== oak ==
==> flow/design.v (excerpt) <==
module TCAM_TOP (
        input                   CLK
       ,input                   RESET
       ,input                   SEARCH
       ,input                   SETTING
       ,input   [DATA_BITS-1:0] KEY
       ,input   [IDWID-1:0]     SETTING_ID
       ,input   [MASKWID-1:0]   SETTING_MASKID
       ,input   [IDWID-1:0]     SETTING_PRIORITY
       ,output  [IDWID-1:0]     RULEID
       ,output                  SETTING_COMPLETE
       ,output                  SEARCH_COMPLETE
       ,output                  MISMATCH
       ,input                     DDR3_AVL_INIT
       ,input   [SDRAM_DATA-1:0]  DDR3_AVL_READDATA
       ,input                     DDR3_AVL_WAITREQUEST
       ,input                     DDR3_AVL_READDATAVALID
       ,output                    DDR3_AVL_READ
       ,output                    DDR3_AVL_WRITE
       ,output  [SDRAM_ADDR-1:0]  DDR3_AVL_ADDRESS
       ,output  [SDRAM_DATA-1:0]  DDR3_AVL_WRITEDATA
       ,output                    DDR3_AVL_BURSTCOUNT
       ,output                    DDR3_AVL_INITCOMPLETE
	);
==> flow/config.mk <==
export PLATFORM = sky130hd
export DESIGN_NAME = TCAM_TOP
export DESIGN_NICKNAME = TCAM_TOP
export VERILOG_FILES = /design/flow/design.v
export SDC_FILE = /design/flow/constraint.sdc
export NUM_CORES = 4
export LEC_CHECK = 0
export CAP_MARGIN = 35
export CORE_MARGIN = 2
export CORE_UTILIZATION = 72
export CTS_CLUSTER_DIAMETER = 71
export CTS_CLUSTER_SIZE = 16
export PLACE_DENSITY = 0.39
export SETUP_SLACK_MARGIN = 0.93
export SLEW_MARGIN = 15
==> flow/constraint.sdc <==
create_clock -name core_clock -period 3.14 [get_ports {CLK}]
set_input_delay 0.6280 -clock core_clock [delete_from_list [all_inputs] [get_ports {CLK}]]
set_output_delay 0.6280 -clock core_clock [all_outputs]
set_load 0.01 [all_outputs]
run.sh (not shown) runs the stock make flow with config.mk's settings and CLKGATE_MAP_FILE=.
oak: full flow OK, the timing, DRC and antenna checks passed
The inputs of pine differ from those of oak as listed below.
Settings: CTS_CLUSTER_SIZE now 17, was 16; CTS_CLUSTER_DIAMETER now 54, was 71; PLACE_DENSITY now 0.42, was 0.39; HOLD_SLACK_MARGIN now 0.1, previously not set; the clock period (ns, I/O delays scaled along) now 3.12, was 3.14.
Notes after the runs:
The footprint of the multi-input gates was comparable across oak and pine.
Global placement routability congestion, pine vs oak: up slightly
Total wire length after detailed routing of pine is on par with oak.
Global-route usage across oak and pine: no real change.
Delta (pine minus oak): number of instances in the synthesized netlist saw little to no change, global-route met3 utilization saw a decrease.
For pine, the classification of the worst setup path was register to primary output, unlike oak, where it was register to register.
What birch does differently from pine at the input level:
Settings: clearing HOLD_SLACK_MARGIN, which used to be 0.1; swapping 35 for 5 in CAP_MARGIN; clearing PLACE_DENSITY, which used to be 0.42; clearing CTS_CLUSTER_DIAMETER, which used to be 54.
[summary]
Changes observed in birch relative to pine: number of setup violations in the final report held steady, count of non-filler cells in the finished layout grew by about 1.6%, worst setup slack shrank by 45 ps. | non-clock buffer count | birch vs pine | ≈ equal |. On initial antenna violation count: birch sits above pine. [compare] base=pine new=birch: internal reg-to-reg setup slack went down by 60 ps, wire length went up by 6.0%.
> inputs changed (birch -> maple)
Settings: SETUP_SLACK_MARGIN changed from 0.93 to 0.73; CAP_MARGIN changed from 5 to 20; CTS_CLUSTER_SIZE removed (was 17); CORE_UTILIZATION changed from 72 to 70; SLEW_MARGIN changed from 15 to 20.
Notes after the runs:
- In terms of synthesized area per cell, birch and maple differ only marginally.
- Summary of the comparison: overall fraction of global-route tracks in use is lower in maple, relative to birch.
- maple improves on birch in clock skew.
- Count of vias placed by the detailed router went down slightly going from birch to maple.
- On maple: sum of net half-perimeters after detailed placement is 3100 um higher than what birch gave.
- Delta (maple minus birch): combinational share of power now sits higher, die size now sits higher.
- Relative to birch, the shortest period the worst path allows of maple is higher by 85 ps.
- Summary of the comparison: critical path depth is lower in maple, relative to birch.

* * *

== run 1 ==
Starting RTL as in the previous note.
clock: 3.33 ns
lec_check: 0
cap_margin: 20
core_margin: 2
core_utilization: 70
cts_cluster_diameter: 204
setup_slack_margin: 0.86
slew_margin: 20
What run 2 does differently from run 1 at the input level:
- CTS_CLUSTER_DIAMETER: 204 -> unset
- SETUP_SLACK_MARGIN: 0.86 -> unset
- CORE_UTILIZATION: 70 -> 40
- the clock period (ns, I/O delays scaled along): 3.33 -> 5.62
[summary]
Going from run 1 to run 2, mean routed wirelength per cell shrank by a little under 10%. Taking run 1 as the reference, in run 2 placeable core region climbed 75%; wire length has increased.
Relative to run 2, the following input files were edited for run 3:
- setting CTS_CLUSTER_SIZE to 37 for the first time
- setting ABC_AREA to 1 for the first time
- setting SETUP_SLACK_MARGIN to 2.06 for the first time
- changing the clock period (ns, I/O delays scaled along) from 5.62 to 10.0
[summary]
- In run 3, multi-input gate share of total cell area is lower than in run 2.
- What run 2 reported for internal portion of total power has to be multiplied by 0.56 to get the figure for run 3.
- Taking run 3 as 1.0, run 2 lands at 0.832 on maximum number of pins on one net before global-route repair.
- In the reports for run 2 and run 3, the smaller count of placed standard cells in the final layout, fillers left out belongs to run 2.
- Per the comparison of run 3 with run 2, die size lost 1.0%; Yosys chip area has decreased.
- Summary of run 3 over run 2: clock network fraction of design power shows an increase of 0.3 points, row count now smaller.
- When the final numbers for run 2 and run 3 were put side by side, the routed wirelength normalized by instance count turned out to be greater in run 2.
- Against run 2 as the reference, run 3 delivers a lower number of antenna violations at the first check in global routing.

* * *

TCAM_TOP again, from the RTL that the note above started with.
==> flow/design.v (excerpt) <==
module TCAM_TOP (
        input                   CLK
       ,input                   RESET
       ,input                   SEARCH
       ,input                   SETTING
       ,input   [DATA_BITS-1:0] KEY
       ,input   [IDWID-1:0]     SETTING_ID
       ,input   [MASKWID-1:0]   SETTING_MASKID
       ,input   [IDWID-1:0]     SETTING_PRIORITY
       ,output  [IDWID-1:0]     RULEID
       ,output                  SETTING_COMPLETE
       ,output                  SEARCH_COMPLETE
       ,output                  MISMATCH
       ,input                     DDR3_AVL_INIT
       ,input   [SDRAM_DATA-1:0]  DDR3_AVL_READDATA
       ,input                     DDR3_AVL_WAITREQUEST
       ,input                     DDR3_AVL_READDATAVALID
       ,output                    DDR3_AVL_READ
       ,output                    DDR3_AVL_WRITE
       ,output  [SDRAM_ADDR-1:0]  DDR3_AVL_ADDRESS
       ,output  [SDRAM_DATA-1:0]  DDR3_AVL_WRITEDATA
       ,output                    DDR3_AVL_BURSTCOUNT
       ,output                    DDR3_AVL_INITCOMPLETE
	);
    parameter   DATA_BITS = 128;  
    parameter   FRAGMENTS = 8;	 
    parameter   FRAG_BITS = 3;	 
    parameter   IDWID     = 16;   
    parameter   MASKWID   = 18;
    parameter   SDRAM_ADDR = 19;
    parameter   SDRAM_DATA = 256;
    localparam  FRAG_WID  = (DATA_BITS/FRAGMENTS);
    localparam  ADDR_WID  = FRAG_BITS+FRAG_WID;
    localparam  PRIOWID   = IDWID;
    localparam  KWID      = DATA_BITS;
    localparam  SEGWID    = 2+IDWID+MASKWID+KWID+PRIOWID;  
    wire [ DATA_BITS-1:0 ] in_key      = KEY;
    wire [     IDWID-1:0 ] in_id       = SETTING_ID;
    wire [   MASKWID-1:0 ] in_maskid   = SETTING_MASKID;
  ...
==> flow/config.mk <==
export PLATFORM = sky130hd
export DESIGN_NAME = TCAM_TOP
export DESIGN_NICKNAME = TCAM_TOP
export VERILOG_FILES = /design/flow/design.v
export SDC_FILE = /design/flow/constraint.sdc
export NUM_CORES = 4
export LEC_CHECK = 0
export CAP_MARGIN = 20
export CORE_MARGIN = 2
export CORE_UTILIZATION = 72
export CTS_CLUSTER_DIAMETER = 358
export CTS_CLUSTER_SIZE = 11
export SETUP_SLACK_MARGIN = 0.92
export SLEW_MARGIN = 40
==> flow/constraint.sdc <==
create_clock -name core_clock -period 3.12 [get_ports {CLK}]
set_input_delay 0.6240 -clock core_clock [delete_from_list [all_inputs] [get_ports {CLK}]]
set_output_delay 0.6240 -clock core_clock [all_outputs]
set_load 0.01 [all_outputs]
Then changed:
ABC_AREA = 0   (was unset)
CTS_CLUSTER_DIAMETER = unset   (was 358)
CTS_CLUSTER_SIZE = 22   (was 11)
GPL_ROUTABILITY_DRIVEN = 1   (was unset)
MAX_ROUTING_LAYER = met4   (was unset)
SETUP_SLACK_MARGIN = 0.93   (was 0.92)
SLEW_MARGIN = 20   (was 40)
After rerunning: Worst setup slack gains 0.011 ns. Routed wire length climbs by 0.93%. Core utilization climbs by 0.77 points. Count of clock-buffer cells in the layout drops by 120. Fmax climbs by 0.48%.
Then changed:
CAP_MARGIN = 35   (was 20)
CTS_CLUSTER_DIAMETER = 100   (was unset)
MAX_ROUTING_LAYER = met5   (was met4)
PLACE_DENSITY = 0.41   (was unset)
After rerunning:
- The changed run finished clean
- clock skew came out lower by 0.026 ns
- utilization is lower by 4.0 points
- count of clock-buffer cells in the layout shrinks by 176
- routed wire length goes down by 9.5%
- design area falls by 4.6%
- critical path depth shrinks by 2
- cell count decreases by 2.9%
- fmax is higher by 2.8%
- sequential cell count stays the same
- setup slack gets better by 0.061 ns
Then changed:
ABC_AREA = unset   (was 0)
CAP_MARGIN = 20   (was 35)
CTS_CLUSTER_DIAMETER = unset   (was 100)
CTS_CLUSTER_SIZE = 17   (was 22)
GPL_ROUTABILITY_DRIVEN = unset   (was 1)
MAX_ROUTING_LAYER = unset   (was met5)
PLACE_DENSITY = unset   (was 0.41)
SETUP_SLACK_MARGIN = 0.91   (was 0.93)
What happened: Area after synthesis does not change; non-clock buffer count decreases by 2; total power increases by 20%; final area increases by 4.5%; first-iteration DRC count increases by 7.4%; maximum frequency decreases by 3.0%.
Power is estimated from default activity; no workload was simulated.
